build 55:
## alu_add
module alu_add (
    input   logic           clk_i,
    input   logic           rst_i,
    input   logic [36:0]    left_i,      
    input   logic [36:0]    right_i,     
    output  logic           in_ready_o,
    input   logic           in_valid_i,
    output  logic [36:0]    result_o,    
    input   logic           out_ready_i,
    output  logic           out_valid_o
);
typedef enum logic [1:0] {
    S_IDLE,
    S_NORMALIZE,
    S_ADD,
    S_RENORMALIZE
} state_t;
state_t state_d, state_q;
logic [$clog2(calc_pkg::NumDigits):0] counter_d, counter_q;
logic in_ready_d, in_ready_q;
logic out_valid_d, out_valid_q;
assign out_valid_o = out_valid_q;
assign in_ready_o = in_ready_q;
calc_pkg::num_t left_d, left_q;
calc_pkg::num_t right_d, right_q;
calc_pkg::num_t result_d, result_q;
calc_pkg::bcd_t result_extra_d, result_extra_q;
logic carryborrow_d, carryborrow_q;
assign result_o = out_valid_q ? result_q : '0;
logic [4:0] nibble_sum;
always_comb begin
    nibble_sum = 'x;
    carryborrow_d = carryborrow_q;
    if (state_q != S_ADD) begin
        carryborrow_d = 0;
    end else if (left_q.sign == right_q.sign) begin
        nibble_sum =
            left_q.significand[counter_q]
            + right_q.significand[counter_q]
            + 4'(carryborrow_q);
        if (nibble_sum >= 10) begin
            nibble_sum += 6;
        end
        carryborrow_d = nibble_sum[4];
    end else begin
        if (left_q.significand > right_q.significand) begin
            nibble_sum =
  ...
Size: about 120 flip-flops, roughly 120 I/O pins.
Settings: LEC_CHECK=0, ABC_AREA=0, CAP_MARGIN=20, CORE_ASPECT_RATIO=1.32, CORE_MARGIN=2, CORE_UTILIZATION=72, CTS_CLUSTER_DIAMETER=397, CTS_CLUSTER_SIZE=95, SETUP_SLACK_MARGIN=1.53, SLEW_MARGIN=20; clock period 6.53 ns.
run.sh (not shown) runs the stock make flow with config.mk's settings and CLKGATE_MAP_FILE=.
### build 55 -> build 33
Settings: a deleted CORE_ASPECT_RATIO that had been 1.32; a change of CTS_CLUSTER_SIZE from 95 to 80; a deleted SETUP_SLACK_MARGIN that had been 1.53; an added PLACE_DENSITY of 0.37; a deleted ABC_AREA that had been 0; a deleted CTS_CLUSTER_DIAMETER that had been 397; a change of the clock period (ns, I/O delays scaled along) from 6.53 to 3.94.
==> results <==
Summary — met2 track demand over resource, build 33 relative to build 55: higher, by 5.0 points. Build 33 ends up with a maximum single-stage delay on the critical path that is 60 ps higher than in build 55. Nothing crashed in build 33 and all stages finished; the problem is that the final layout failed, the offending checks being negative setup slack. Of build 33 and build 55, the higher global placer's final weighted congestion belongs to build 33. Final cell count: build 33 vs build 55 up 35. Against build 55, slack of the critical path in build 33 came out worse. Number of gates resized after CTS in build 33 vs build 55: up 2. Per the comparison of build 33 with build 55, maximum frequency now sits higher; sum of routed wire segments on met1 went up by about 22%; power spent charging and discharging nets now larger.
Here is what was changed in the inputs of build 84 compared with build 33.
Settings: a deleted PLACE_DENSITY that had been 0.37; a change of CORE_UTILIZATION from 72 to 40; a deleted CTS_CLUSTER_SIZE that had been 80; a change of the clock period (ns, I/O delays scaled along) from 3.94 to 4.76.
==> comparison <==
In the tables for build 33 and build 84, met2 usage reads higher with build 33.
Setup WNS build 33 -> build 84: better
Build 84 closes out successfully: all stages finished, all timing, DRC and antenna checks passed.
In the flow results for build 33 and build 84, the post-detailed-route wirelength per cell is larger on build 33.
Comparing build 33 and build 84, the lower worst reg2reg path depth is on build 84.
Reported for build 33 and build 84, floorplan net count turned out identical to the last digit.
Met1 capacity usage during global routing: build 84 vs build 33 down 24 points
Of the two values seen for end point of the critical path, result_q[10]$_SDFFE_PP0P_ was produced by build 84 and result_q[27]$_SDFFE_PP0P_ by build 33.
Inputs modified between build 84 and build 75:
Settings: an added CTS_CLUSTER_DIAMETER of 357; an added CTS_CLUSTER_SIZE of 98; a change of CORE_UTILIZATION from 40 to 68; a change of the clock period (ns, I/O delays scaled along) from 4.76 to 10.0.
Results
Delta (build 75 minus build 84): floorplan utilization picked up an extra 28 points, global routing met1 resource utilization picked up an extra 13 points, largest net degree at the start of global routing picked up an extra 9, global-route wire length before repair lost 190 um. Share of total power in the clock network: build 75 vs build 84 down 1.4 points. Build 75 ends up with a least setup slack across all paths after layout that is 4610 ps higher than in build 84. Taking build 84 as the reference point, the final clock period utilization by the worst path of build 75 falls by 41 points. Build 75 against build 84: post-placement cell count shows a reduction of about 8%, final design instance area without fill now smaller.
Power figures rest on the tool's default switching activity, not on a simulated workload.
